File: flow/run.sh
#!/bin/bash
# the make line also repeats each setting of config.mk as NAME=value (left out here)
make -C /OpenROAD-flow-scripts/flow DESIGN_CONFIG=/design/flow/config.mk WORK_HOME=/design/flow/orfs CLKGATE_MAP_FILE= finish
File: flow/config.mk
export PLATFORM = sky130hd
export DESIGN_NAME = ALU_16_bit
export DESIGN_NICKNAME = ALU_16_bit
export VERILOG_FILES = /design/flow/design.v
export SDC_FILE = /design/flow/constraint.sdc
export NUM_CORES = 4
export LEC_CHECK = 0
export CAP_MARGIN = 20
export CELL_PAD_IN_SITES_GLOBAL_PLACEMENT = 3
export CORE_ASPECT_RATIO = 0.95
export CORE_MARGIN = 2
export CORE_UTILIZATION = 40
export GPL_ROUTABILITY_DRIVEN = 0
export GPL_TIMING_DRIVEN = 0
export SETUP_SLACK_MARGIN = -2.0
export SLEW_MARGIN = 30
export TNS_END_PERCENT = 10
File: flow/constraint.sdc
create_clock -name core_clock -period 31.0 [get_ports {clk}]
set_input_delay 6.2000 -clock core_clock [delete_from_list [all_inputs] [get_ports {clk}]]
set_output_delay 6.2000 -clock core_clock [all_outputs]
set_load 0.01 [all_outputs]
File: flow/design.v
module ALU_16_bit(
input wire [15:0] A,
input wire [15:0] B,
input wire [3:0] ALU_FUN,
input wire clk,
output reg [15:0] ALU_OUT,
output reg Carry_Flag,
output reg Arith_Flag,
output reg Logic_Flag,
output reg CMP_Flag,
output reg Shift_Flag
);
reg [15:0] ALU_OUT_Comb;
always @ (*)
 begin
  Arith_Flag = 0;
  Logic_Flag = 0;
  CMP_Flag = 0;
  Shift_Flag = 0;
  Carry_Flag = 0;
  case (ALU_FUN)
    4'b0000: begin
	          {Carry_Flag, ALU_OUT_Comb} = A + B;
	          Arith_Flag = 1; 
			 end
	4'b0001: begin 
	          {Carry_Flag, ALU_OUT_Comb} = A - B;
	          Arith_Flag = 1;
 			 end
	4'b0010: begin 
	          ALU_OUT_Comb = A * B;
	          Arith_Flag = 1; 
			 end
	4'b0011: begin
	          if (B != 16'b0)
	           begin
			    ALU_OUT_Comb = A / B;
				Arith_Flag = 1;
			   end
			  else
			   begin
			    ALU_OUT_Comb = 16'b0;
				Arith_Flag = 1;
			   end
			 end
	4'b0100: begin 
	          ALU_OUT_Comb = A & B;
	          Logic_Flag = 1; 
			 end
	4'b0101: begin
	          ALU_OUT_Comb = A | B;
	          Logic_Flag = 1;
			 end
	4'b0110: begin 
	          ALU_OUT_Comb = ~ (A & B);
	          Logic_Flag = 1;
			 end
	4'b0111: begin
	          ALU_OUT_Comb = ~ (A | B);
	          Logic_Flag = 1;
			 end
	4'b1000: begin
	          ALU_OUT_Comb = A ^ B;
	          Logic_Flag = 1;
			 end
	4'b1001: begin 
	          ALU_OUT_Comb = ~ (A ^ B);
	          Logic_Flag = 1;
			 end
	4'b1010: begin
	          if (A == B)
	           begin
			    ALU_OUT_Comb = 16'b1;
				CMP_Flag = 1;
			   end
			  else
			   begin
			    ALU_OUT_Comb = 16'b0;
				CMP_Flag = 1;
			   end
			 end
	4'b1011: begin
	          if (A > B)
	           begin
			    ALU_OUT_Comb = 16'b10;
				CMP_Flag = 1;
			   end
			  else
			   begin
			    ALU_OUT_Comb = 16'b0;
				CMP_Flag = 1;
			   end
			 end
	4'b1100: begin
	          if (A < B)
	           begin
			    ALU_OUT_Comb = 16'b11;
				CMP_Flag = 1;
			   end
			  else
			   begin
			    ALU_OUT_Comb = 16'b0;
				CMP_Flag = 1;
			   end
			 end
	4'b1101: begin 
	          ALU_OUT_Comb = A >> 1 ;
	          Shift_Flag = 1;
			 end
	4'b1110: begin
           	  ALU_OUT_Comb = A << 1 ;
	          Shift_Flag = 1;
			 end
	default: ALU_OUT_Comb = 16'b0;
  endcase
 end
always @ (posedge clk)
 begin
  ALU_OUT <= ALU_OUT_Comb;
 end 
endmodule
==> flow_metrics.py, run 1 <==
# Flow results
metrics = {
    "detailed_routing": {
        "drt-total-wl_um": 60100,
        "drtAntennaViolNets": 0,
        "drtIter0Drc": 1272,
        "drcViolationCount": 0,
        "first_pass_iters": 9,
        "num_vias": 15400,
        "via_per_inst": 6.17,
        "wl_per_cell_um": 24.1,
    },
    "critical_path": {
        "cp-startpoint": "B[7]",
        "cp-end-kind": "flop",
        "critPathArrivalTime_ps": 31960,
        "crit_slowest_cell": "or4_4",
        "path_max_fanout": 19,
        "worst-path-buf-inv": 9,
        "cp.depth": 115,
        "slowest_delay_ps": 570,
        "crit_required_ps": 31150,
        "crit_top_cell": "ha_1",
        "crit_family": "AND-OR/OR-AND gates",
        "start_kind": "input pin",
        "crit_end": "ALU_OUT[0]$_DFF_P_",
        "worstSetupPathType": "in -> reg",
    },
    "power_and_ir_drop": {
        "p_seq_share_pct": 3.9,
        "switching_share_pct": 55.8,
        "p_sw_mw": 0.403,
        "powerSeq_mw": 0.0279,
        "power.group.top": "combinational cells",
        "peakVddDrop_mv": 0.0528,
        "p_comb_mw": 0.663,
        "clkPwrFrac_pct": 4.2,
        "p_leak_nw": 7.34,
        "p_clk_mw": 0.0302,
        "p_comb_share_pct": 92.0,
        "p_per_area_nw_per_um2": 43.8,
        "internal_power_mw": 0.319,
    },
    "timing": {
        "hold_violations": 0,
        "finalCritPeriodShare_pct": 103,
        "maxSlewViolCount": 0,
        "relSlewSlack_pct": 28.1,
        "fmax_mhz": 31.4,
        "setup_violations": 1,
        "worst_pin_slew_ps": 1070,
        "fin_ws_ps": -812,
        "min_period_ps": 31810,
    },
    "synth": {
        "syn-cell-area_um2": 14100,
        "ys_chip_area_um2": 14100,
        "logic_family": "adder cells",
        "yosysTopAreaCellShare_pct": 20.9,
        "yosys.cell_types.count": 93,
        "simple_gate_area_share_pct": 20.4,
        "ys.flops": 16,
        "syn_avg_cell_area_um2": 7.32,
        "area_leaders": "ha_1 21%, fa_1 12%, nand2_1 5.3%",
        "ys_top_cells_by_count": "236 x ha_1, 199 x nand2_1, 199 x nor2_1, 180 x inv_1, 124 x a21oi_1",
        "ys_sh_mux_pct": 2.72,
        "yosys.area.top_type": "ha_1",
        "adder_share_pct": 32.5,
        "synthFlopType": "dfxtp_1",
        "syn_inst": 1930,
        "yosys_warnings": 1,
        "synth-cells-yosys": 1930,
        "edf_count": 0,
        "ys_seq_share_pct": 2.27,
        "ys_sh_xor_pct": 7.00,
        "synth.cellmix.compoundShare_pct": 27.8,
        "most_common_cell": "ha_1",
        "synth_nets": 2285,
        "ys_async_sr_fraction_pct": 0,
    },
    "layout": {
        "fin_cells": 2496,
        "final_util_pct": 47.0,
        "final-seq-area_um2": 320,
        "final_nets": 2403,
        "fin_area_um2": 16500,
        "fill_cells": 3659,
        "logic_area_um2": 13400,
        "area_delta_synth_final_pct": 16.7,
    },
    "cts": {
        "cts_max_path_buffers": 2,
        "path_clk_slew_ps": 60,
        "cts_sinks": 16,
        "numCtsBuffers": 3,
        "cts_max_level": 1,
        "root_buffer": "clkbuf_16",
        "cts_tree": "yes",
    },
    "run_status": {
        "status": "complete, but fails checks",
        "so_faults": "negative setup slack",
    },
    "grt": {
        "grt_usage_pct": 32.1,
        "grt_max_degree": 27,
        "grt_pass1_vias": 14700,
        "antenna_found_initial": 1,
        "overflow": 0,
        "grt_first_pass_wirelength_um": 90300,
    },
    "floorplan": {
        "dieArea_um2": 36800,
        "die_h_um": 187,
        "die_w_um": 197,
        "core_um2": 35000,
        "fp_util_pct": 40.3,
        "num_rows": 67,
        "io_pins": 58,
    },
    "placement": {
        "dpl_cell_area_um2": 15300,
        "dp_slack_ps": -8960,
        "numPortBuffers": 55,
        "dp.cells": 2435,
        "hpwl_um": 46800,
    },
    "hold_path": {
        "min_path_type": "in -> reg",
        "hold_path.startpoint": "ALU_FUN[0]",
        "min_to": "ALU_OUT[10]$_DFF_P_",
        "whs_path_depth": 6,
    },
    "job": {
        "cap_violations": 0,
        "warning_count": 64,
    },
}
[what timing repair did]
item / in CTS / in global routing
pin swaps: 18 / 24
setup endpoints to repair: 3 / 2
gates resized: 93 / 56
setup buffers: 34 / 36
hold buffers: 0 / 0
gates cloned: 0 / 1
[cell type report]
class	count	share of cell area [%]
buffer	65	1.72
clock buffer	4	0.539
multi-input combinational	1650	81.2
antenna	1	0.0152
tap	448	3.40
sequential	16	1.94
timing repair buffer	127	6.79
inverter	185	4.36
[metrics by stage]
step	setup TNS [ps]	total power [mW]	hold slack, ps
floorplan	-212	0.481	6440
global placement	-27350	0.660	6940
detailed placement	-21090	0.662	6940
CTS	-2040	0.707	6720
global route	-2510	0.789	6790
finish	-812	0.721	6730
[layer usage]
metal  track usage [%]  part of all wire [%]  vias to the layer above
met5                 0                     0                        -
met4              8.56                   2.9                        0
met3              4.90                   7.7                       95
met2              51.5                    45                      623
met1              44.8                    45                     7489
li1                  -                     -                     7181
==> run 2, diff against run 1 <==
- CELL_PAD_IN_SITES_GLOBAL_PLACEMENT: 3 -> default
- CORE_ASPECT_RATIO: 0.95 -> default
- CORE_UTILIZATION: 40 -> 57
- GPL_ROUTABILITY_DRIVEN: 0 -> default
- GPL_TIMING_DRIVEN: 0 -> default
- SETUP_SLACK_MARGIN: -2.0 -> default
- SLEW_MARGIN: 30 -> 20
- TNS_END_PERCENT: 10 -> 5
- clock period: 31.0 -> 28.7 ns (I/O delays scaled with it)
==> flow_metrics.py, run 2 <==
# Flow results
metrics = {
    "synth": {
        "most_common_cell": "ha_1",
        "ys_sh_xor_pct": 7.00,
        "ys_sh_mux_pct": 2.72,
        "synth-cells-yosys": 1930,
        "yosys.cell_types.count": 93,
        "area_leaders": "ha_1 21%, fa_1 12%, nand2_1 5.3%",
        "ys.flops": 16,
        "simple_gate_area_share_pct": 20.4,
        "synth_nets": 2285,
        "ys_seq_share_pct": 2.27,
        "logic_family": "adder cells",
        "ys_top_cells_by_count": "236 x ha_1, 199 x nand2_1, 199 x nor2_1, 180 x inv_1, 124 x a21oi_1",
        "ys_chip_area_um2": 14100,
        "syn_inst": 1930,
        "yosys_warnings": 1,
        "synth.cellmix.compoundShare_pct": 27.8,
        "edf_count": 0,
        "syn-cell-area_um2": 14100,
        "yosysTopAreaCellShare_pct": 20.9,
        "adder_share_pct": 32.5,
        "synthFlopType": "dfxtp_1",
        "ys_async_sr_fraction_pct": 0,
        "syn_avg_cell_area_um2": 7.32,
        "yosys.area.top_type": "ha_1",
    },
    "floorplan": {
        "fp_util_pct": 58.1,
        "num_rows": 57,
        "die_w_um": 161,
        "dieArea_um2": 26100,
        "core_um2": 24300,
        "io_pins": 58,
        "die_h_um": 161,
    },
    "grt": {
        "overflow": 107,
        "grt_usage_pct": 80.2,
    },
    "placement": {
        "numPortBuffers": 57,
        "dpl_cell_area_um2": 18500,
        "dp.cells": 2683,
        "gp_congestion": 1.05,
        "hpwl_um": 49000,
    },
    "run_status": {
        "status": "stopped before the end",
        "tool.error": "[ERROR GRT-0232] Routing congestion too high. Check the congestion heatmap in the GUI.",
        "haltStage": "global routing (5_1_grt)",
    },
    "cts": {
        "root_buffer": "clkbuf_16",
        "cts_sinks": 16,
        "numCtsBuffers": 3,
        "cts_max_path_buffers": 2,
        "cts_max_level": 1,
    },
}
-- run 2: layer usage --
layer / GRT usage, % / overflow
met1: 80.1 / 1
met2: 95.2 / 70
met3: 66.4 / 2
met4: 81.5 / 34
met5: 30.9 / 0
-- run 2: stage by stage --
step / setup WS, ps / util (%) / TNS [ps] / total power [mW]
after floorplan: 31.0 / - / 0 / 0.526
after global placement: -921 / 75.9 / -921 / 0.796
after detailed placement: -1840 / 75.9 / -1840 / 0.819
after CTS: 2.18 / 80.5 / 0 / 0.877
-- run 2: repair_timing --
item | 4_1_cts
pin swaps | 75
hold buffers | 0
gates resized | 112
endpoints found under the setup margin | 1
setup buffers | 60
==> run 3, diff against run 2 <==
- CORE_UTILIZATION: 57 -> 65
- CTS_CLUSTER_DIAMETER: default -> 339
- SETUP_SLACK_MARGIN: default -> -0.11
- SLEW_MARGIN: 20 -> 40
- clock period: 28.7 -> 29.3 ns (I/O delays scaled with it)
==> flow_metrics.py, run 3 <==
# Flow results
metrics = {
    "run_status": {
        "status": "stopped before the end",
        "haltStage": "global routing (5_1_grt)",
        "tool.error": "[ERROR GRT-0232] Routing congestion too high. Check the congestion heatmap in the GUI.",
    },
    "grt": {
        "overflow": 1043,
        "grt_usage_pct": 95.2,
    },
    "synth": {
        "area_leaders": "ha_1 21%, fa_1 12%, nand2_1 5.3%",
        "simple_gate_area_share_pct": 20.4,
        "synth-cells-yosys": 1930,
        "ys_top_cells_by_count": "236 x ha_1, 199 x nand2_1, 199 x nor2_1, 180 x inv_1, 124 x a21oi_1",
        "ys_sh_mux_pct": 2.72,
        "yosys.cell_types.count": 93,
        "ys_async_sr_fraction_pct": 0,
        "yosysTopAreaCellShare_pct": 20.9,
        "yosys.area.top_type": "ha_1",
        "syn_avg_cell_area_um2": 7.32,
        "ys_seq_share_pct": 2.27,
        "edf_count": 0,
        "logic_family": "adder cells",
        "syn_inst": 1930,
        "syn-cell-area_um2": 14100,
        "yosys_warnings": 1,
        "adder_share_pct": 32.5,
        "ys.flops": 16,
        "synthFlopType": "dfxtp_1",
        "most_common_cell": "ha_1",
        "synth_nets": 2285,
        "synth.cellmix.compoundShare_pct": 27.8,
        "ys_chip_area_um2": 14100,
        "ys_sh_xor_pct": 7.00,
    },
    "floorplan": {
        "io_pins": 58,
        "num_rows": 53,
        "fp_util_pct": 66.8,
        "core_um2": 21200,
        "dieArea_um2": 22900,
        "die_h_um": 151,
        "die_w_um": 151,
    },
    "placement": {
        "gp_congestion": 1.10,
        "numPortBuffers": 57,
        "hpwl_um": 47900,
        "dpl_cell_area_um2": 17900,
        "dp.cells": 2590,
        "dp_slack_ps": -1480,
    },
    "cts": {
        "cts_max_level": 1,
        "root_buffer": "clkbuf_16",
        "cts_sinks": 16,
        "cts_max_path_buffers": 2,
        "numCtsBuffers": 3,
    },
}
run 3: metrics by stage:
stage          power, mW  hold WS (ps)
4_1_cts            0.814          6560
3_5_place_dp       0.768          6600
3_3_place_gp       0.732          6600
2_1_floorplan      0.512          6100
run 3: timing repair:
action                                  CTS
hold buffers                              0
endpoints found under the setup margin    1
pin swaps                                30
buffers inserted                         12
gates resized                            63
run 3: metal layers:
layer	track usage (%)	overflow
met1	88.0	47
met2	112	625
met3	80.6	44
met5	66.6	16
met4	107	311
==> run 4, diff against run 3 <==
- ABC_AREA: default -> 1
- CORE_UTILIZATION: 65 -> 69
- CTS_CLUSTER_DIAMETER: 339 -> 398
- CTS_CLUSTER_SIZE: default -> 95
- PLACE_DENSITY: default -> 0.43
- SETUP_SLACK_MARGIN: -0.11 -> default
- SLEW_MARGIN: 40 -> 20
- clock period: 29.3 -> 19.8 ns (I/O delays scaled with it)
==> flow_metrics.py, run 4 <==
# Flow results
metrics = {
    "run_status": {
        "status": "stopped before the end",
        "tool.error": "[ERROR DPL-0038] Utilization greater than 100%, impossible to legalize",
        "haltStage": "clock tree synthesis (4_1_cts)",
    },
    "placement": {
        "hpwl_um": 53400,
        "dp.cells": 2995,
        "numPortBuffers": 57,
        "gp_congestion": 1.24,
    },
    "floorplan": {
        "fp_util_pct": 70.5,
        "die_h_um": 148,
        "dieArea_um2": 21800,
        "io_pins": 58,
        "die_w_um": 148,
        "num_rows": 52,
        "core_um2": 20200,
    },
    "synth": {
        "yosys.cell_types.count": 63,
        "synth_nets": 2620,
        "simple_gate_area_share_pct": 30.7,
        "ys_sh_mux_pct": 0,
        "ys_seq_share_pct": 2.24,
        "synth.cellmix.compoundShare_pct": 16.0,
        "adder_share_pct": 32.2,
        "logic_family": "adder cells",
        "most_common_cell": "nand2_1",
        "yosys_warnings": 1,
        "ys.flops": 16,
        "edf_count": 0,
        "yosysTopAreaCellShare_pct": 20.7,
        "syn_inst": 2265,
        "ys_sh_xor_pct": 5.28,
        "synthFlopType": "dfxtp_1",
        "syn-cell-area_um2": 14300,
        "area_leaders": "ha_1 21%, nand2_1 15%, fa_1 12%",
        "syn_avg_cell_area_um2": 6.30,
        "ys_chip_area_um2": 14300,
        "yosys.area.top_type": "ha_1",
        "ys_async_sr_fraction_pct": 0,
        "synth-cells-yosys": 2265,
        "ys_top_cells_by_count": "561 x nand2_1, 413 x inv_1, 236 x ha_1, 141 x nand3_1, 121 x a21oi_1",
    },
}
-- run 4: stage by stage --
stage                     hold WS [ps]  area (um^2)  worst slack (ps)
after floorplan                   4170        15000             -4260
after global placement            4720        19100             -5480
after detailed placement          4720        19100             -8320
==> run 5, diff against run 4 <==
- CORE_UTILIZATION: 69 -> 64
- CTS_CLUSTER_DIAMETER: 398 -> default
- CTS_CLUSTER_SIZE: 95 -> default
- PLACE_DENSITY: 0.43 -> default
- TNS_END_PERCENT: 5 -> default
- clock period: 19.8 -> 39.2 ns (I/O delays scaled with it)
==> flow_metrics.py, run 5 <==
# Flow results
metrics = {
    "power_and_ir_drop": {
        "p_per_area_nw_per_um2": 30.4,
        "powerSeq_mw": 0.0229,
        "clkPwrFrac_pct": 5.5,
        "p_clk_mw": 0.0255,
        "power.group.top": "combinational cells",
        "internal_power_mw": 0.201,
        "peakVddDrop_mv": 0.0435,
        "p_comb_share_pct": 89.5,
        "p_seq_share_pct": 5.0,
        "switching_share_pct": 56.4,
        "p_comb_mw": 0.412,
        "p_leak_nw": 8.47,
        "p_sw_mw": 0.259,
    },
    "detailed_routing": {
        "num_antenna_cells": 0,
        "drtIter0Drc": 1710,
        "via_per_inst": 6.09,
        "drt-total-wl_um": 48800,
        "wl_per_cell_um": 19.0,
        "drcViolationCount": 0,
        "drtAntennaViolNets": 0,
        "num_vias": 15600,
        "first_pass_iters": 6,
    },
    "grt": {
        "grt_first_pass_wirelength_um": 78300,
        "grt_pass1_vias": 15200,
        "grt_usage_pct": 41.1,
        "grt_max_degree": 23,
        "overflow": 0,
        "antenna_found_initial": 0,
    },
    "job": {
        "warning_count": 64,
        "cap_violations": 0,
    },
    "synth": {
        "area_leaders": "ha_1 21%, nand2_1 15%, fa_1 12%",
        "ys_async_sr_fraction_pct": 0,
        "simple_gate_area_share_pct": 30.7,
        "yosys_warnings": 1,
        "ys_seq_share_pct": 2.24,
        "ys_sh_mux_pct": 0,
        "yosys.area.top_type": "ha_1",
        "yosys.cell_types.count": 63,
        "synthFlopType": "dfxtp_1",
        "most_common_cell": "nand2_1",
        "synth_nets": 2620,
        "syn_avg_cell_area_um2": 6.30,
        "ys.flops": 16,
        "ys_chip_area_um2": 14300,
        "adder_share_pct": 32.2,
        "yosysTopAreaCellShare_pct": 20.7,
        "ys_top_cells_by_count": "561 x nand2_1, 413 x inv_1, 236 x ha_1, 141 x nand3_1, 121 x a21oi_1",
        "edf_count": 0,
        "syn_inst": 2265,
        "synth-cells-yosys": 2265,
        "synth.cellmix.compoundShare_pct": 16.0,
        "logic_family": "adder cells",
        "ys_sh_xor_pct": 5.28,
        "syn-cell-area_um2": 14300,
    },
    "cts": {
        "cts_sinks": 16,
        "cts-resized-gates": 0,
        "path_clk_slew_ps": 70,
        "cts_max_level": 1,
        "ctsHoldBuffers": 0,
        "cts_setup_buffers": 0,
        "root_buffer": "clkbuf_16",
        "cts_tree": "yes",
        "numCtsBuffers": 3,
        "cts_max_path_buffers": 2,
    },
    "layout": {
        "fin_cells": 2564,
        "fin_area_um2": 15200,
        "final_nets": 2640,
        "area_delta_synth_final_pct": 6.29,
    },
    "critical_path": {
        "cp.depth": 160,
        "worstSetupPathType": "in -> reg",
        "start_kind": "input pin",
        "crit_slowest_cell": "inv_1",
        "cp-end-kind": "flop",
        "worst-path-buf-inv": 24,
        "crit_required_ps": 39360,
        "crit_family": "simple AND/OR/NAND/NOR gates",
        "slowest_delay_ps": 580,
        "critPathArrivalTime_ps": 34890,
        "path_max_fanout": 20,
        "crit_top_cell": "nand2_1",
        "cp-startpoint": "B[0]",
        "crit_end": "ALU_OUT[0]$_DFF_P_",
    },
    "placement": {
        "dpl_cell_area_um2": 15100,
        "hpwl_um": 38300,
        "dp_slack_ps": 4780,
        "gp_congestion": 1.02,
        "dp.cells": 2560,
        "numPortBuffers": 57,
    },
    "timing": {
        "tns_ps": 0,
        "worst_pin_slew_ps": 1180,
        "hold_violations": 0,
        "finalCritPeriodShare_pct": 88.6,
        "min_period_ps": 34730,
        "maxSlewViolCount": 0,
        "rsz0062_at_grt": "no",
        "holdWs_ps": 8420,
        "fin_ws_ps": 4470,
        "fmax_mhz": 28.8,
        "setup_violations": 0,
        "relSlewSlack_pct": 21.1,
    },
    "floorplan": {
        "fp_util_pct": 65.4,
        "die_h_um": 153,
        "die_w_um": 153,
        "core_um2": 21800,
        "num_rows": 54,
        "dieArea_um2": 23500,
        "io_pins": 58,
    },
    "hold_path": {
        "min_path_type": "in -> reg",
        "hold_path.startpoint": "ALU_FUN[1]",
        "whs_path_depth": 3,
        "min_to": "ALU_OUT[1]$_DFF_P_",
    },
    "run_status": {
        "status": "no timing/DRC/antenna violations",
    },
}
[run 5: area by class of cell]
class,count,area [um^2]
fillers,1973,6660
clock buffers,4,88.8
flip-flops and latches,16,320
multi-input cells,1748,12000
inverters,433,1630
repair buffers,83,766
well taps,280,350
[run 5: stage by stage]
| stage | utilization [%] | total power, mW |
|---|---|---|
| 2_1_floorplan | - | 0.323 |
| 3_5_place_dp | 69.1 | 0.425 |
| 3_3_place_gp | 69.1 | 0.410 |
| 4_1_cts | 69.5 | 0.453 |
| 5_1_grt | 69.5 | 0.518 |
| 6_report | 69.5 | 0.460 |
[run 5: per-layer routing]
layer / track usage, % / wire length, um / share of wire [%]
met1: 54.8 / 19500 / 40
met4: 14.1 / 2000 / 4.1
met2: 66.2 / 21200 / 43
met3: 8.56 / 6120 / 13
met5: 0 / 0 / 0
==> run 6, diff against run 5 <==
- ABC_AREA: 1 -> default
- CORE_UTILIZATION: 64 -> 68
- SETUP_SLACK_MARGIN: default -> 5.0
- TNS_END_PERCENT: default -> 5
- clock period: 39.2 -> 31.7 ns (I/O delays scaled with it)
==> flow_metrics.py, run 6 <==
# Flow results
metrics = {
    "cts": {
        "root_buffer": "clkbuf_16",
        "cts_max_path_buffers": 2,
        "cts_max_level": 1,
        "numCtsBuffers": 3,
        "cts_sinks": 16,
    },
    "synth": {
        "ys_chip_area_um2": 14100,
        "yosys.area.top_type": "ha_1",
        "ys.flops": 16,
        "edf_count": 0,
        "yosys_warnings": 1,
        "ys_sh_mux_pct": 2.72,
        "ys_seq_share_pct": 2.27,
        "yosysTopAreaCellShare_pct": 20.9,
        "synth-cells-yosys": 1930,
        "yosys.cell_types.count": 93,
        "syn_inst": 1930,
        "ys_sh_xor_pct": 7.00,
        "logic_family": "adder cells",
        "synth_nets": 2285,
        "ys_async_sr_fraction_pct": 0,
        "simple_gate_area_share_pct": 20.4,
        "most_common_cell": "ha_1",
        "ys_top_cells_by_count": "236 x ha_1, 199 x nand2_1, 199 x nor2_1, 180 x inv_1, 124 x a21oi_1",
        "synthFlopType": "dfxtp_1",
        "syn-cell-area_um2": 14100,
        "syn_avg_cell_area_um2": 7.32,
        "adder_share_pct": 32.5,
        "synth.cellmix.compoundShare_pct": 27.8,
        "area_leaders": "ha_1 21%, fa_1 12%, nand2_1 5.3%",
    },
    "floorplan": {
        "num_rows": 52,
        "core_um2": 20300,
        "die_w_um": 148,
        "dieArea_um2": 21900,
        "fp_util_pct": 69.6,
        "die_h_um": 148,
        "io_pins": 58,
    },
    "placement": {
        "hpwl_um": 43000,
        "dp.cells": 2228,
        "gp_congestion": 1.13,
        "numPortBuffers": 57,
    },
    "grt": {
        "overflow": 174,
        "grt_usage_pct": 83.1,
    },
    "run_status": {
        "haltStage": "global routing (5_1_grt)",
        "status": "stopped before the end",
        "tool.error": "[ERROR GRT-0232] Routing congestion too high. Check the congestion heatmap in the GUI.",
    },
}
run 6: metal layers:
layer,GRT overflow,global-route usage [%]
met1,8,82.9
met2,77,96.8
met3,7,69.2
met4,81,85.9
met5,1,39.8
run 6: stage by stage:
step                      hold WS [ps]  setup slack (ps)  instance area (um^2)  TNS, ps  total power, mW
after floorplan                   6580              3370                 15000        0            0.489
after global placement            7080               246                 15900        0            0.651
after detailed placement          7080              -770                 15900     -770            0.670
after CTS                         6900              2470                 17200        0            0.729
run 6: timing repair:
action,4_1_cts
buffers inserted,85
hold buffers,0
endpoints found under the setup margin,3
pin swaps,86
gates resized,130
gates cloned,4
==> run 7, diff against run 6 <==
- ABC_AREA: default -> 1
- CAP_MARGIN: 20 -> 40
- CELL_PAD_IN_SITES_GLOBAL_PLACEMENT: default -> 3
- CORE_MARGIN: 2 -> 9
- CORE_UTILIZATION: 68 -> 31
- CTS_CLUSTER_DIAMETER: default -> 204
- CTS_CLUSTER_SIZE: default -> 65
- GPL_ROUTABILITY_DRIVEN: default -> 0
- GPL_TIMING_DRIVEN: default -> 0
- PLACE_DENSITY: default -> 0.41
- SETUP_SLACK_MARGIN: 5.0 -> default
- TNS_END_PERCENT: 5 -> 20
- clock period: 31.7 -> 31.0 ns (I/O delays scaled with it)
==> flow_metrics.py, run 7 <==
# Flow results
metrics = {
    "run_status": {
        "status": "no timing/DRC/antenna violations",
    },
    "timing": {
        "setup_violations": 0,
        "hold_violations": 0,
        "finalCritPeriodShare_pct": 94.1,
        "fin_ws_ps": 1830,
        "worst_pin_slew_ps": 830,
        "relSlewSlack_pct": 44.6,
        "tns_ps": 0,
        "maxSlewViolCount": 0,
        "fmax_mhz": 34.3,
        "min_period_ps": 29170,
    },
    "grt": {
        "grt_max_degree": 21,
        "grt_first_pass_wirelength_um": 91200,
        "grt_pass1_vias": 14900,
        "overflow": 0,
        "antenna_found_initial": 0,
        "grt_usage_pct": 22.0,
    },
    "power_and_ir_drop": {
        "peakVddDrop_mv": 0.0313,
        "p_per_area_nw_per_um2": 36.1,
        "switching_share_pct": 56.7,
        "powerSeq_mw": 0.0288,
        "p_seq_share_pct": 4.6,
        "clkPwrFrac_pct": 5.7,
        "power.group.top": "combinational cells",
        "internal_power_mw": 0.269,
        "p_clk_mw": 0.0357,
        "p_leak_nw": 8.98,
        "p_sw_mw": 0.353,
        "p_comb_mw": 0.557,
        "p_comb_share_pct": 89.6,
    },
    "synth": {
        "yosys.cell_types.count": 63,
        "ys_sh_mux_pct": 0,
        "synth-cells-yosys": 2265,
        "synthFlopType": "dfxtp_1",
        "synth_nets": 2620,
        "ys_sh_xor_pct": 5.28,
        "area_leaders": "ha_1 21%, nand2_1 15%, fa_1 12%",
        "most_common_cell": "nand2_1",
        "ys_top_cells_by_count": "561 x nand2_1, 413 x inv_1, 236 x ha_1, 141 x nand3_1, 121 x a21oi_1",
        "adder_share_pct": 32.2,
        "syn_inst": 2265,
        "simple_gate_area_share_pct": 30.7,
        "yosys.area.top_type": "ha_1",
        "ys.flops": 16,
        "synth.cellmix.compoundShare_pct": 16.0,
        "edf_count": 0,
        "ys_async_sr_fraction_pct": 0,
        "syn_avg_cell_area_um2": 6.30,
        "yosys_warnings": 1,
        "ys_seq_share_pct": 2.24,
        "syn-cell-area_um2": 14300,
        "yosysTopAreaCellShare_pct": 20.7,
        "logic_family": "adder cells",
        "ys_chip_area_um2": 14300,
    },
    "cts": {
        "cts_max_level": 1,
        "cts_max_path_buffers": 2,
        "cts_sinks": 16,
        "cts_tree": "yes",
        "path_clk_slew_ps": 80,
        "numCtsBuffers": 3,
        "ctsHoldBuffers": 0,
        "root_buffer": "clkbuf_16",
    },
    "floorplan": {
        "io_pins": 58,
        "num_rows": 78,
        "die_h_um": 233,
        "core_um2": 45400,
        "dieArea_um2": 54100,
        "fp_util_pct": 31.4,
        "die_w_um": 233,
    },
    "detailed_routing": {
        "drtAntennaViolNets": 0,
        "first_pass_iters": 5,
        "num_vias": 15100,
        "via_per_inst": 5.05,
        "num_antenna_cells": 0,
        "drt-total-wl_um": 60300,
        "drtIter0Drc": 968,
        "wl_per_cell_um": 20.2,
        "drcViolationCount": 0,
    },
    "placement": {
        "hpwl_um": 49100,
        "dp.cells": 2932,
        "dp_slack_ps": -3900,
        "numPortBuffers": 57,
    },
    "critical_path": {
        "cp-end-kind": "flop",
        "slowest_delay_ps": 560,
        "crit_slowest_cell": "clkdlybuf4s50_1",
        "worstSetupPathType": "in -> reg",
        "path_max_fanout": 10,
        "critPathArrivalTime_ps": 29340,
        "crit_end": "ALU_OUT[0]$_DFF_P_",
        "crit_required_ps": 31170,
        "worst-path-buf-inv": 32,
        "cp-startpoint": "B[8]",
        "crit_family": "simple AND/OR/NAND/NOR gates",
        "cp.depth": 168,
        "start_kind": "input pin",
        "crit_top_cell": "nand2_1",
    },
    "layout": {
        "fin_cells": 2980,
        "fill_cells": 5029,
        "final_nets": 2736,
        "area_delta_synth_final_pct": 20.6,
        "final_util_pct": 37.9,
    },
    "job": {
        "cap_violations": 0,
        "warning_count": 64,
    },
    "hold_path": {
        "whs_path_depth": 3,
        "min_path_type": "in -> reg",
        "hold_path.startpoint": "ALU_FUN[1]",
        "min_to": "ALU_OUT[1]$_DFF_P_",
    },
}
## run 7: metrics by stage
step | hold WS (ps) | power [mW] | cell area (um^2)
4_1_cts | 6790 | 0.604 | 16100
6_report | 6790 | 0.622 | 17200
3_5_place_dp | 6940 | 0.558 | 15700
3_3_place_gp | 6940 | 0.557 | 15600
5_1_grt | 6860 | 0.706 | 17200
2_1_floorplan | 6410 | 0.409 | 14300
## run 7: per-layer routing
| metal | wire (um) | track usage [%] |
|---|---|---|
| met1 | 30500 | 31.6 |
| met2 | 26900 | 36.0 |
| met3 | 2110 | 2.11 |
| met4 | 733 | 2.60 |
| met5 | 0 | 0 |
## run 7: area by class of cell
type                            count  area (um^2)  area share [%]
Buffer                             67          399            2.32
Timing Repair Buffer              112         1040            6.07
Sequential cell                    16          320            1.86
Clock buffer                        4         88.8           0.516
Multi-Input combinational cell   1748        12900            75.3
Inverter                          433         1650            9.59
Tap cell                          600          751            4.36
## run 7: timing repair
| action | CTS | global route |
|---|---|---|
| pin swaps | 11 | 45 |
| gates resized | 71 | 164 |
| setup endpoints to repair | 2 | 2 |
| setup buffers | 9 | 34 |
==> run 8, diff against run 7 <==
- ABC_AREA: 1 -> default
- CAP_MARGIN: 40 -> 20
- CELL_PAD_IN_SITES_GLOBAL_PLACEMENT: 3 -> default
- CORE_MARGIN: 9 -> 2
- CORE_UTILIZATION: 31 -> 64
- CTS_CLUSTER_DIAMETER: 204 -> default
- CTS_CLUSTER_SIZE: 65 -> default
- GPL_ROUTABILITY_DRIVEN: 0 -> default
- GPL_TIMING_DRIVEN: 0 -> default
- PLACE_DENSITY: 0.41 -> default
- TNS_END_PERCENT: 20 -> default
- clock period: 31.0 -> 29.1 ns (I/O delays scaled with it)
==> flow_metrics.py, run 8 <==
# Flow results
metrics = {
    "synth": {
        "yosysTopAreaCellShare_pct": 20.9,
        "syn_inst": 1930,
        "simple_gate_area_share_pct": 20.4,
        "syn_avg_cell_area_um2": 7.32,
        "area_leaders": "ha_1 21%, fa_1 12%, nand2_1 5.3%",
        "yosys.area.top_type": "ha_1",
        "logic_family": "adder cells",
        "synth-cells-yosys": 1930,
        "ys_sh_xor_pct": 7.00,
        "ys_sh_mux_pct": 2.72,
        "ys_seq_share_pct": 2.27,
        "yosys.cell_types.count": 93,
        "ys_async_sr_fraction_pct": 0,
        "synth.cellmix.compoundShare_pct": 27.8,
        "synth_nets": 2285,
        "adder_share_pct": 32.5,
        "synthFlopType": "dfxtp_1",
        "ys_top_cells_by_count": "236 x ha_1, 199 x nand2_1, 199 x nor2_1, 180 x inv_1, 124 x a21oi_1",
        "ys_chip_area_um2": 14100,
        "most_common_cell": "ha_1",
        "yosys_warnings": 1,
        "ys.flops": 16,
        "syn-cell-area_um2": 14100,
        "edf_count": 0,
    },
    "cts": {
        "root_buffer": "clkbuf_16",
        "cts_max_path_buffers": 2,
        "cts_sinks": 16,
        "numCtsBuffers": 3,
        "cts_max_level": 1,
        "ctsHoldBuffers": 0,
    },
    "floorplan": {
        "core_um2": 21800,
        "die_h_um": 153,
        "die_w_um": 153,
        "io_pins": 58,
        "num_rows": 54,
        "dieArea_um2": 23300,
        "fp_util_pct": 65.0,
    },
    "run_status": {
        "haltStage": "global routing (5_1_grt)",
        "tool.error": "[ERROR GRT-0232] Routing congestion too high. Check the congestion heatmap in the GUI.",
        "status": "stopped before the end",
    },
    "grt": {
        "overflow": 850,
        "grt_usage_pct": 96.5,
    },
    "placement": {
        "numPortBuffers": 57,
        "hpwl_um": 47900,
        "gp_congestion": 1.12,
        "dp_slack_ps": -2040,
    },
}
[run 8: metal layers]
metal  GRT overflow  GRT usage (%)
met5             15           66.7
met4            207            102
met3             37           87.3
met2            532            110
met1             59           91.8
[run 8: stage by stage]
stage / instances / area, um^2 / setup TNS, ps
after CTS: 2673 / 19200 / 0
after global placement: 2627 / 18300 / -920
after detailed placement: 2627 / 18300 / -2340
after floorplan: 1930 / 14400 / 0
[run 8: timing repair]
action,CTS
cloned,0
endpoints found under the setup margin,2
gates resized,124
pin swaps,78
setup buffers,42
==> run 9, diff against run 8 <==
- ABC_AREA: default -> 1
- CAP_MARGIN: 20 -> 5
- CELL_PAD_IN_SITES_GLOBAL_PLACEMENT: default -> 0
- CORE_UTILIZATION: 64 -> 68
- CTS_CLUSTER_DIAMETER: default -> 112
- CTS_CLUSTER_SIZE: default -> 74
- HOLD_SLACK_MARGIN: default -> -0.09
- MAX_ROUTING_LAYER: default -> met5
- clock period: 29.1 -> 24.6 ns (I/O delays scaled with it)
==> flow_metrics.py, run 9 <==
# Flow results
metrics = {
    "synth": {
        "syn-cell-area_um2": 14300,
        "area_leaders": "ha_1 21%, nand2_1 15%, fa_1 12%",
        "syn_inst": 2265,
        "yosys.cell_types.count": 63,
        "ys_seq_share_pct": 2.24,
        "yosysTopAreaCellShare_pct": 20.7,
        "ys.flops": 16,
        "ys_sh_mux_pct": 0,
        "ys_async_sr_fraction_pct": 0,
        "adder_share_pct": 32.2,
        "synth-cells-yosys": 2265,
        "yosys_warnings": 1,
        "synth_nets": 2620,
        "ys_chip_area_um2": 14300,
        "syn_avg_cell_area_um2": 6.30,
        "most_common_cell": "nand2_1",
        "logic_family": "adder cells",
        "ys_top_cells_by_count": "561 x nand2_1, 413 x inv_1, 236 x ha_1, 141 x nand3_1, 121 x a21oi_1",
        "simple_gate_area_share_pct": 30.7,
        "edf_count": 0,
        "yosys.area.top_type": "ha_1",
        "synthFlopType": "dfxtp_1",
        "synth.cellmix.compoundShare_pct": 16.0,
        "ys_sh_xor_pct": 5.28,
    },
    "placement": {
        "hpwl_um": 47700,
        "dp.cells": 2959,
        "gp_congestion": 1.22,
        "numPortBuffers": 57,
    },
    "run_status": {
        "haltStage": "clock tree synthesis (4_1_cts)",
        "status": "stopped before the end",
        "tool.error": "[ERROR DPL-0033] detailed placement checks failed during check placement.",
    },
    "floorplan": {
        "num_rows": 52,
        "core_um2": 20400,
        "fp_util_pct": 69.8,
        "dieArea_um2": 22200,
        "io_pins": 58,
        "die_w_um": 149,
        "die_h_um": 149,
    },
}
## run 9: stage by stage
stage / instance area [um^2] / setup WS (ps)
after detailed placement: 18800 / -3530
after global placement: 18800 / -1600
after floorplan: 15000 / -423
==> run 10, diff against run 9 <==
- CAP_MARGIN: 5 -> 20
- CELL_PAD_IN_SITES_GLOBAL_PLACEMENT: 0 -> default
- CORE_UTILIZATION: 68 -> 57
- CTS_CLUSTER_DIAMETER: 112 -> default
- CTS_CLUSTER_SIZE: 74 -> 94
- HOLD_SLACK_MARGIN: -0.09 -> default
- MAX_ROUTING_LAYER: met5 -> default
- clock period: 24.6 -> 22.6 ns (I/O delays scaled with it)
==> flow_metrics.py, run 10 <==
# Flow results
metrics = {
    "timing": {
        "rsz0062_at_grt": "yes",
        "hold_violations": 0,
        "min_period_ps": 28930,
        "setup_violations": 4,
        "relSlewSlack_pct": 16.5,
        "fin_ws_ps": -6330,
        "worst_pin_slew_ps": 1250,
        "maxSlewViolCount": 0,
        "holdWs_ps": 5000,
        "finalCritPeriodShare_pct": 128,
        "fmax_mhz": 34.6,
        "tns_ps": -15410,
    },
    "power_and_ir_drop": {
        "power.group.top": "combinational cells",
        "p_per_area_nw_per_um2": 49.6,
        "p_comb_share_pct": 92.1,
        "p_comb_mw": 1.01,
        "p_clk_mw": 0.0434,
        "switching_share_pct": 54.9,
        "p_seq_share_pct": 4.0,
        "p_leak_nw": 11.7,
        "p_sw_mw": 0.603,
        "powerSeq_mw": 0.0436,
        "internal_power_mw": 0.496,
        "peakVddDrop_mv": 0.0538,
        "clkPwrFrac_pct": 3.9,
    },
    "critical_path": {
        "slowest_delay_ps": 510,
        "crit_slowest_cell": "nor4_4",
        "crit_end": "ALU_OUT[0]$_DFF_P_",
        "cp.depth": 174,
        "crit_family": "simple AND/OR/NAND/NOR gates",
        "worstSetupPathType": "in -> reg",
        "path_max_fanout": 9,
        "critPathArrivalTime_ps": 29080,
        "crit_top_cell": "nand2_1",
        "start_kind": "input pin",
        "cp-startpoint": "B[15]",
        "worst-path-buf-inv": 23,
        "crit_required_ps": 22750,
        "cp-end-kind": "flop",
    },
    "placement": {
        "gp_congestion": 1.04,
        "dpl_cell_area_um2": 19000,
        "dp_slack_ps": -4400,
        "hpwl_um": 42900,
        "numPortBuffers": 57,
        "dp.cells": 3037,
    },
    "detailed_routing": {
        "wl_per_cell_um": 25.5,
        "via_per_inst": 6.80,
        "drcViolationCount": 0,
        "drtAntennaViolNets": 0,
        "drtIter0Drc": 3942,
        "first_pass_iters": 22,
        "num_vias": 21500,
        "drt-total-wl_um": 80700,
    },
    "synth": {
        "yosys_warnings": 1,
        "simple_gate_area_share_pct": 30.7,
        "syn_avg_cell_area_um2": 6.30,
        "syn-cell-area_um2": 14300,
        "area_leaders": "ha_1 21%, nand2_1 15%, fa_1 12%",
        "ys_top_cells_by_count": "561 x nand2_1, 413 x inv_1, 236 x ha_1, 141 x nand3_1, 121 x a21oi_1",
        "yosysTopAreaCellShare_pct": 20.7,
        "ys_sh_mux_pct": 0,
        "ys.flops": 16,
        "ys_seq_share_pct": 2.24,
        "edf_count": 0,
        "syn_inst": 2265,
        "synth.cellmix.compoundShare_pct": 16.0,
        "most_common_cell": "nand2_1",
        "ys_chip_area_um2": 14300,
        "synth_nets": 2620,
        "adder_share_pct": 32.2,
        "yosys.area.top_type": "ha_1",
        "logic_family": "adder cells",
        "yosys.cell_types.count": 63,
        "synthFlopType": "dfxtp_1",
        "ys_async_sr_fraction_pct": 0,
        "synth-cells-yosys": 2265,
        "ys_sh_xor_pct": 5.28,
    },
    "cts": {
        "path_clk_slew_ps": 70,
        "root_buffer": "clkbuf_16",
        "cts_sinks": 16,
        "cts_tree": "yes",
        "cts_max_level": 1,
        "cts_max_path_buffers": 2,
        "numCtsBuffers": 3,
    },
    "floorplan": {
        "io_pins": 58,
        "dieArea_um2": 26300,
        "die_w_um": 162,
        "fp_util_pct": 58.3,
        "num_rows": 57,
        "die_h_um": 162,
        "core_um2": 24500,
    },
    "hold_path": {
        "min_path_type": "in -> reg",
        "min_to": "ALU_OUT[14]$_DFF_P_",
        "hold_path.startpoint": "A[15]",
        "whs_path_depth": 7,
    },
    "job": {
        "warning_count": 67,
        "cap_violations": 0,
    },
    "run_status": {
        "so_faults": "negative setup slack",
        "status": "complete, but fails checks",
    },
    "layout": {
        "final_nets": 3193,
        "fin_area_um2": 22100,
        "area_delta_synth_final_pct": 55.1,
        "fin_cells": 3163,
    },
    "grt": {
        "grt_first_pass_wirelength_um": 93200,
        "antenna_found_initial": 2,
        "grt_usage_pct": 44.4,
        "overflow": 0,
        "grt_pass1_vias": 18600,
        "grt_max_degree": 22,
    },
}
run 10: timing repair:
item / in CTS / in global routing
hold buffers: 0 / 0
gates cloned: 2 / 3
pin swaps: 89 / 203
setup buffers: 54 / 65
endpoints found under the setup margin: 3 / 4
resized: 150 / 344
run 10: layout make-up:
| cell class | count | area [um^2] |
|---|---|---|
| fillers | 1006 | 2320 |
| repair buffers | 631 | 5070 |
| well taps | 324 | 405 |
| flip-flops and latches | 16 | 320 |
| inverters | 433 | 1680 |
| clock buffers | 4 | 88.8 |
| repair inverters | 4 | 25.0 |
| multi-input cells | 1749 | 14500 |
| diodes | 2 | 5.00 |
run 10: stage by stage:
step | power [mW] | util, %
2_1_floorplan | 0.580 | -
3_3_place_gp | 0.820 | 77.8
3_5_place_dp | 0.850 | 77.8
4_1_cts | 0.929 | 82.8
5_1_grt | 1.18 | 90.5
6_report | 1.10 | 90.5
run 10: metal layers:
metal / share of wire [%] / vias up / track usage (%)
met5: 0.23 / - / 0
li1: - / 8489 / -
met1: 32 / 9565 / 54.6
met3: 16 / 1073 / 7.76
met4: 12 / 11 / 24.5
met2: 40 / 2379 / 73.7
==> run 11, diff against run 10 <==
- ABC_AREA: 1 -> 0
- CAP_MARGIN: 20 -> 25
- CELL_PAD_IN_SITES_GLOBAL_PLACEMENT: default -> 2
- CORE_MARGIN: 2 -> 8
- CORE_UTILIZATION: 57 -> 24
- CTS_CLUSTER_DIAMETER: default -> 112
- CTS_CLUSTER_SIZE: 94 -> default
- HOLD_SLACK_MARGIN: default -> 0.13
- MAX_ROUTING_LAYER: default -> met5
- PLACE_DENSITY_LB_ADDON: default -> 0.12
- clock period: 22.6 -> 32.2 ns (I/O delays scaled with it)
==> flow_metrics.py, run 11 <==
# Flow results
metrics = {
    "power_and_ir_drop": {
        "p_comb_mw": 0.709,
        "p_comb_share_pct": 92.4,
        "internal_power_mw": 0.331,
        "p_leak_nw": 8.06,
        "p_clk_mw": 0.0310,
        "p_sw_mw": 0.436,
        "power.group.top": "combinational cells",
        "p_seq_share_pct": 3.6,
        "powerSeq_mw": 0.0274,
        "clkPwrFrac_pct": 4.0,
        "switching_share_pct": 56.8,
        "peakVddDrop_mv": 0.0367,
        "p_per_area_nw_per_um2": 42.7,
    },
    "job": {
        "warning_count": 62,
        "cap_violations": 0,
    },
    "floorplan": {
        "fp_util_pct": 24.1,
        "dieArea_um2": 66900,
        "io_pins": 58,
        "num_rows": 89,
        "die_w_um": 259,
        "die_h_um": 259,
        "core_um2": 58600,
    },
    "cts": {
        "cts_sinks": 16,
        "root_buffer": "clkbuf_16",
        "path_clk_slew_ps": 70,
        "ctsHoldBuffers": 0,
        "cts_max_level": 1,
        "cts_max_path_buffers": 2,
        "cts_tree": "yes",
        "numCtsBuffers": 3,
    },
    "timing": {
        "maxSlewViolCount": 0,
        "setup_violations": 0,
        "finalCritPeriodShare_pct": 96.2,
        "fmax_mhz": 32.3,
        "worst_pin_slew_ps": 1090,
        "hold_violations": 0,
        "holdWs_ps": 7250,
        "relSlewSlack_pct": 27.1,
        "min_period_ps": 30970,
    },
    "synth": {
        "edf_count": 0,
        "synthFlopType": "dfxtp_1",
        "ys_top_cells_by_count": "236 x ha_1, 199 x nand2_1, 199 x nor2_1, 180 x inv_1, 124 x a21oi_1",
        "yosysTopAreaCellShare_pct": 20.9,
        "yosys.area.top_type": "ha_1",
        "ys_async_sr_fraction_pct": 0,
        "ys_seq_share_pct": 2.27,
        "area_leaders": "ha_1 21%, fa_1 12%, nand2_1 5.3%",
        "most_common_cell": "ha_1",
        "yosys.cell_types.count": 93,
        "syn-cell-area_um2": 14100,
        "synth.cellmix.compoundShare_pct": 27.8,
        "ys_sh_mux_pct": 2.72,
        "simple_gate_area_share_pct": 20.4,
        "ys_chip_area_um2": 14100,
        "syn_avg_cell_area_um2": 7.32,
        "yosys_warnings": 1,
        "ys.flops": 16,
        "ys_sh_xor_pct": 7.00,
        "logic_family": "adder cells",
        "syn_inst": 1930,
        "adder_share_pct": 32.5,
        "synth-cells-yosys": 1930,
        "synth_nets": 2285,
    },
    "layout": {
        "final_nets": 2528,
        "fill_cells": 6435,
        "area_delta_synth_final_pct": 27.1,
        "fin_cells": 2945,
    },
    "grt": {
        "grt_usage_pct": 20.7,
        "grt_max_degree": 37,
        "grt_pass1_vias": 15800,
        "antenna_found_initial": 2,
        "grt_first_pass_wirelength_um": 106000,
        "overflow": 0,
    },
    "critical_path": {
        "crit_required_ps": 32370,
        "cp-startpoint": "B[6]",
        "crit_family": "AND-OR/OR-AND gates",
        "crit_end": "ALU_OUT[0]$_DFF_P_",
        "path_max_fanout": 9,
        "cp-end-kind": "flop",
        "slowest_delay_ps": 640,
        "crit_slowest_cell": "or4b_2",
        "cp.depth": 114,
        "worst-path-buf-inv": 13,
        "start_kind": "input pin",
        "critPathArrivalTime_ps": 31140,
        "crit_top_cell": "ha_1",
        "worstSetupPathType": "in -> reg",
    },
    "detailed_routing": {
        "num_antenna_cells": 0,
        "drtAntennaViolNets": 0,
        "num_vias": 15700,
        "via_per_inst": 5.32,
        "first_pass_iters": 6,
        "drt-total-wl_um": 71500,
        "drtIter0Drc": 958,
        "drcViolationCount": 0,
        "wl_per_cell_um": 24.3,
    },
    "hold_path": {
        "hold_path.startpoint": "A[14]",
        "min_path_type": "in -> reg",
        "whs_path_depth": 6,
        "min_to": "ALU_OUT[15]$_DFF_P_",
    },
    "placement": {
        "numPortBuffers": 57,
        "dp.cells": 2930,
        "hpwl_um": 56700,
        "gp_congestion": 0.889,
    },
    "run_status": {
        "status": "no timing/DRC/antenna violations",
    },
}
[run 11: cell type report]
| class | instances | area, um^2 | area share [%] |
|---|---|---|---|
| Multi-Input combinational cell | 1650 | 13300 | 74.3 |
| Timing Repair Buffer | 317 | 2540 | 14.1 |
| Tap cell | 773 | 967 | 5.39 |
| Inverter | 185 | 694 | 3.87 |
| Sequential cell | 16 | 320 | 1.78 |
| Clock buffer | 4 | 88.8 | 0.495 |
[run 11: what timing repair did]
item	CTS	global route
pin swaps	0	29
gates resized	12	99
endpoints found under the setup margin	1	2
setup buffers	0	10
gates cloned	0	1
[run 11: per-stage QoR]
stage          setup TNS [ps]  worst slack [ps]  area (um^2)  total power, mW  utilization [%]
2_1_floorplan               0               748        14100            0.463                -
3_3_place_gp             -469              -469        17200            0.729             29.4
3_5_place_dp            -1000             -1000        17200            0.723             29.4
4_1_cts                     0              19.9        17400            0.760             29.7
5_1_grt                 -56.3             -56.3        18000            0.830             30.7
6_report                    0              1230        18000            0.768             30.7
[run 11: layer usage]
| layer | share of wire (%) | track usage [%] |
|---|---|---|
| met5 | 0 | 0 |
| met4 | 3.4 | 5.09 |
| met3 | 4.3 | 1.45 |
| met2 | 47 | 36.0 |
| met1 | 45 | 27.6 |
==> run 12, diff against run 11 <==
- ABC_AREA: 0 -> default
- CAP_MARGIN: 25 -> 20
- CELL_PAD_IN_SITES_GLOBAL_PLACEMENT: 2 -> default
- CORE_MARGIN: 8 -> 2
- CORE_UTILIZATION: 24 -> 68
- CTS_CLUSTER_DIAMETER: 112 -> 29
- CTS_CLUSTER_SIZE: default -> 37
- HOLD_SLACK_MARGIN: 0.13 -> default
- MAX_ROUTING_LAYER: met5 -> default
- PLACE_DENSITY_LB_ADDON: 0.12 -> default
- SETUP_SLACK_MARGIN: default -> -0.98
- TNS_END_PERCENT: default -> 70
- clock period: 32.2 -> 12.7 ns (I/O delays scaled with it)
==> flow_metrics.py, run 12 <==
# Flow results
metrics = {
    "floorplan": {
        "dieArea_um2": 21900,
        "fp_util_pct": 69.6,
        "io_pins": 58,
        "die_h_um": 148,
        "core_um2": 20300,
        "die_w_um": 148,
        "num_rows": 52,
    },
    "synth": {
        "ys_chip_area_um2": 14100,
        "ys_top_cells_by_count": "236 x ha_1, 199 x nand2_1, 199 x nor2_1, 180 x inv_1, 124 x a21oi_1",
        "syn-cell-area_um2": 14100,
        "syn_avg_cell_area_um2": 7.32,
        "logic_family": "adder cells",
        "yosysTopAreaCellShare_pct": 20.9,
        "yosys.cell_types.count": 93,
        "yosys_warnings": 1,
        "ys_seq_share_pct": 2.27,
        "simple_gate_area_share_pct": 20.4,
        "synth.cellmix.compoundShare_pct": 27.8,
        "synth-cells-yosys": 1930,
        "adder_share_pct": 32.5,
        "ys_async_sr_fraction_pct": 0,
        "syn_inst": 1930,
        "synth_nets": 2285,
        "ys.flops": 16,
        "edf_count": 0,
        "ys_sh_mux_pct": 2.72,
        "ys_sh_xor_pct": 7.00,
        "yosys.area.top_type": "ha_1",
        "most_common_cell": "ha_1",
        "synthFlopType": "dfxtp_1",
        "area_leaders": "ha_1 21%, fa_1 12%, nand2_1 5.3%",
    },
    "placement": {
        "dp_slack_ps": -14620,
        "numPortBuffers": 57,
        "hpwl_um": 55300,
        "gp_congestion": 1.18,
    },
    "run_status": {
        "haltStage": "clock tree synthesis (4_1_cts)",
        "tool.error": "[ERROR DPL-0038] Utilization greater than 100%, impossible to legalize",
        "status": "stopped before the end",
    },
}
-- run 12: through the flow --
step | total power [mW] | std cells | cell area (um^2) | TNS [ps]
3_5_place_dp | 1.84 | 2658 | 19100 | -66010
3_3_place_gp | 1.71 | 2658 | 19100 | -54300
2_1_floorplan | 1.22 | 1930 | 15000 | -48930
==> run 13, diff against run 12 <==
- CAP_MARGIN: 20 -> 30
- CORE_ASPECT_RATIO: default -> 0.94
- CORE_UTILIZATION: 68 -> 51
- CTS_CLUSTER_DIAMETER: 29 -> 230
- CTS_CLUSTER_SIZE: 37 -> default
- GPL_ROUTABILITY_DRIVEN: default -> 1
- GPL_TIMING_DRIVEN: default -> 0
- MAX_ROUTING_LAYER: default -> met5
- PLACE_DENSITY_LB_ADDON: default -> 0.03
- SETUP_SLACK_MARGIN: -0.98 -> default
- TNS_END_PERCENT: 70 -> default
- clock period: 12.7 -> 35.9 ns (I/O delays scaled with it)
==> flow_metrics.py, run 13 <==
# Flow results
metrics = {
    "synth": {
        "ys_top_cells_by_count": "236 x ha_1, 199 x nand2_1, 199 x nor2_1, 180 x inv_1, 124 x a21oi_1",
        "yosys_warnings": 1,
        "simple_gate_area_share_pct": 20.4,
        "synth.cellmix.compoundShare_pct": 27.8,
        "edf_count": 0,
        "syn-cell-area_um2": 14100,
        "adder_share_pct": 32.5,
        "area_leaders": "ha_1 21%, fa_1 12%, nand2_1 5.3%",
        "yosys.area.top_type": "ha_1",
        "syn_avg_cell_area_um2": 7.32,
        "ys.flops": 16,
        "ys_sh_xor_pct": 7.00,
        "most_common_cell": "ha_1",
        "ys_sh_mux_pct": 2.72,
        "synth-cells-yosys": 1930,
        "yosys.cell_types.count": 93,
        "syn_inst": 1930,
        "synth_nets": 2285,
        "logic_family": "adder cells",
        "ys_chip_area_um2": 14100,
        "yosysTopAreaCellShare_pct": 20.9,
        "ys_seq_share_pct": 2.27,
        "ys_async_sr_fraction_pct": 0,
        "synthFlopType": "dfxtp_1",
    },
    "critical_path": {
        "critPathArrivalTime_ps": 34830,
        "start_kind": "input pin",
        "crit_family": "AND-OR/OR-AND gates",
        "cp-startpoint": "B[4]",
        "cp-end-kind": "flop",
        "crit_top_cell": "ha_1",
        "crit_slowest_cell": "or4_1",
        "worst-path-buf-inv": 15,
        "crit_end": "ALU_OUT[0]$_DFF_P_",
        "worstSetupPathType": "in -> reg",
        "slowest_delay_ps": 580,
        "cp.depth": 120,
        "path_max_fanout": 10,
        "crit_required_ps": 36060,
    },
    "placement": {
        "numPortBuffers": 55,
        "hpwl_um": 45000,
        "gp_congestion": 1.02,
        "dp_slack_ps": -4230,
        "dpl_cell_area_um2": 15200,
        "dp.cells": 2356,
    },
    "layout": {
        "fin_cells": 2394,
        "fin_area_um2": 16000,
        "fill_cells": 2717,
        "final_nets": 2384,
        "area_delta_synth_final_pct": 13.1,
    },
    "grt": {
        "grt_pass1_vias": 14500,
        "overflow": 0,
        "use_met2_pct": 61.6,
        "grt_usage_pct": 39.1,
        "grt_max_degree": 27,
        "antenna_found_initial": 0,
        "top_usage_layer": "met2",
        "use_met1_pct": 53.7,
        "grt_use_met3_pct": 5.52,
        "grt_first_pass_wirelength_um": 86000,
    },
    "timing": {
        "fin_ws_ps": 1230,
        "fmax_mhz": 28.8,
        "finalCritPeriodShare_pct": 96.6,
        "hold_violations": 0,
        "relSlewSlack_pct": 32.6,
        "setup_violations": 0,
        "min_period_ps": 34670,
        "maxSlewViolCount": 0,
        "worst_pin_slew_ps": 1010,
    },
    "power_and_ir_drop": {
        "clkPwrFrac_pct": 4.1,
        "p_sw_mw": 0.394,
        "fin_total_pwr_mw": 0.665,
        "peakVddDrop_mv": 0.0571,
        "p_leak_nw": 7.22,
        "powerSeq_mw": 0.0250,
        "p_clk_mw": 0.0271,
        "p_comb_mw": 0.613,
        "p_comb_share_pct": 92.2,
        "switching_share_pct": 59.3,
        "p_per_area_nw_per_um2": 41.6,
        "p_seq_share_pct": 3.8,
        "power.group.top": "combinational cells",
        "internal_power_mw": 0.271,
    },
    "cts": {
        "path_clk_slew_ps": 70,
        "cts_max_level": 1,
        "cts_tree": "yes",
        "cts_sinks": 16,
        "root_buffer": "clkbuf_16",
        "numCtsBuffers": 3,
        "cts_max_path_buffers": 2,
    },
    "hold_path": {
        "whs_path_depth": 4,
        "min_to": "ALU_OUT[0]$_DFF_P_",
        "hold_path.startpoint": "ALU_FUN[0]",
        "min_path_type": "in -> reg",
    },
    "floorplan": {
        "die_w_um": 176,
        "num_rows": 59,
        "die_h_um": 165,
        "dieArea_um2": 29100,
        "core_um2": 27500,
        "io_pins": 58,
        "fp_util_pct": 51.5,
    },
    "detailed_routing": {
        "drt-total-wl_um": 58200,
        "drcViolationCount": 0,
        "first_pass_iters": 6,
        "wl_per_cell_um": 24.3,
        "drtIter0Drc": 1933,
        "num_vias": 15600,
        "drtAntennaViolNets": 0,
        "via_per_inst": 6.53,
    },
    "job": {
        "cap_violations": 0,
        "warning_count": 62,
    },
    "run_status": {
        "status": "no timing/DRC/antenna violations",
    },
}
-- run 13: routing by layer --
| layer | wire length (um) | share of wire, % |
|---|---|---|
| met1 | 24600 | 42 |
| met2 | 25000 | 43 |
| met3 | 5980 | 10 |
| met4 | 2610 | 4.5 |
| met5 | 0 | 0 |
-- run 13: cell type report --
cell class | count | area, um^2 | share of cell area [%]
multi-input combinational | 1649 | 13200 | 82.4
timing repair buffer | 94 | 887 | 5.55
inverter | 185 | 707 | 4.43
tap | 366 | 458 | 2.87
buffer | 80 | 359 | 2.25
sequential | 16 | 320 | 2.01
clock buffer | 3 | 75.1 | 0.470
antenna | 1 | 2.50 | 0.0157
-- run 13: through the flow --
step	util (%)	TNS (ps)	hold WS, ps
2_1_floorplan	-	0	7420
3_3_place_gp	55.1	-8520	7920
4_1_cts	56.6	0	7720
3_5_place_dp	55.5	-6610	7920
6_report	58.2	0	7730
5_1_grt	58.2	-198	7760
-- run 13: what timing repair did --
item,4_1_cts,5_1_grt
gates resized,42,66
buffers inserted,8,25
endpoints found under the setup margin,2,2
hold buffers,0,0
cloned,0,0
pin swaps,9,16
==> run 14, diff against run 13 <==
- ABC_AREA: default -> 1
- CAP_MARGIN: 30 -> 0
- CORE_ASPECT_RATIO: 0.94 -> default
- CORE_UTILIZATION: 51 -> 72
- CTS_CLUSTER_DIAMETER: 230 -> default
- CTS_CLUSTER_SIZE: default -> 94
- GPL_ROUTABILITY_DRIVEN: 1 -> default
- GPL_TIMING_DRIVEN: 0 -> default
- MAX_ROUTING_LAYER: met5 -> default
- PLACE_DENSITY: default -> 0.43
- PLACE_DENSITY_LB_ADDON: 0.03 -> default
- TNS_END_PERCENT: default -> 5
- clock period: 35.9 -> 21.4 ns (I/O delays scaled with it)
==> flow_metrics.py, run 14 <==
# Flow results
metrics = {
    "synth": {
        "area_leaders": "ha_1 21%, nand2_1 15%, fa_1 12%",
        "ys_chip_area_um2": 14300,
        "logic_family": "adder cells",
        "yosysTopAreaCellShare_pct": 20.7,
        "edf_count": 0,
        "ys_seq_share_pct": 2.24,
        "yosys.cell_types.count": 63,
        "syn_inst": 2265,
        "ys_top_cells_by_count": "561 x nand2_1, 413 x inv_1, 236 x ha_1, 141 x nand3_1, 121 x a21oi_1",
        "synthFlopType": "dfxtp_1",
        "adder_share_pct": 32.2,
        "yosys_warnings": 1,
        "ys_async_sr_fraction_pct": 0,
        "synth-cells-yosys": 2265,
        "ys_sh_mux_pct": 0,
        "ys.flops": 16,
        "synth.cellmix.compoundShare_pct": 16.0,
        "ys_sh_xor_pct": 5.28,
        "most_common_cell": "nand2_1",
        "syn_avg_cell_area_um2": 6.30,
        "synth_nets": 2620,
        "syn-cell-area_um2": 14300,
        "yosys.area.top_type": "ha_1",
        "simple_gate_area_share_pct": 30.7,
    },
    "placement": {
        "numPortBuffers": 57,
        "gp_congestion": 1.23,
        "dp_slack_ps": -6980,
        "hpwl_um": 54000,
    },
    "floorplan": {
        "die_h_um": 145,
        "fp_util_pct": 73.3,
        "core_um2": 19500,
        "die_w_um": 145,
        "dieArea_um2": 21000,
        "io_pins": 58,
        "num_rows": 51,
    },
    "run_status": {
        "haltStage": "clock tree synthesis (4_1_cts)",
        "tool.error": "[ERROR DPL-0038] Utilization greater than 100%, impossible to legalize",
        "status": "stopped before the end",
    },
}
run 14: through the flow:
stage          TNS (ps)  cells  cell area, um^2  hold WS, ps
3_3_place_gp      -8120   2964            18900         5040
2_1_floorplan     -4400   2265            15000         4490
3_5_place_dp     -17670   2964            18900         5050
Power and IR drop assume default switching activity.
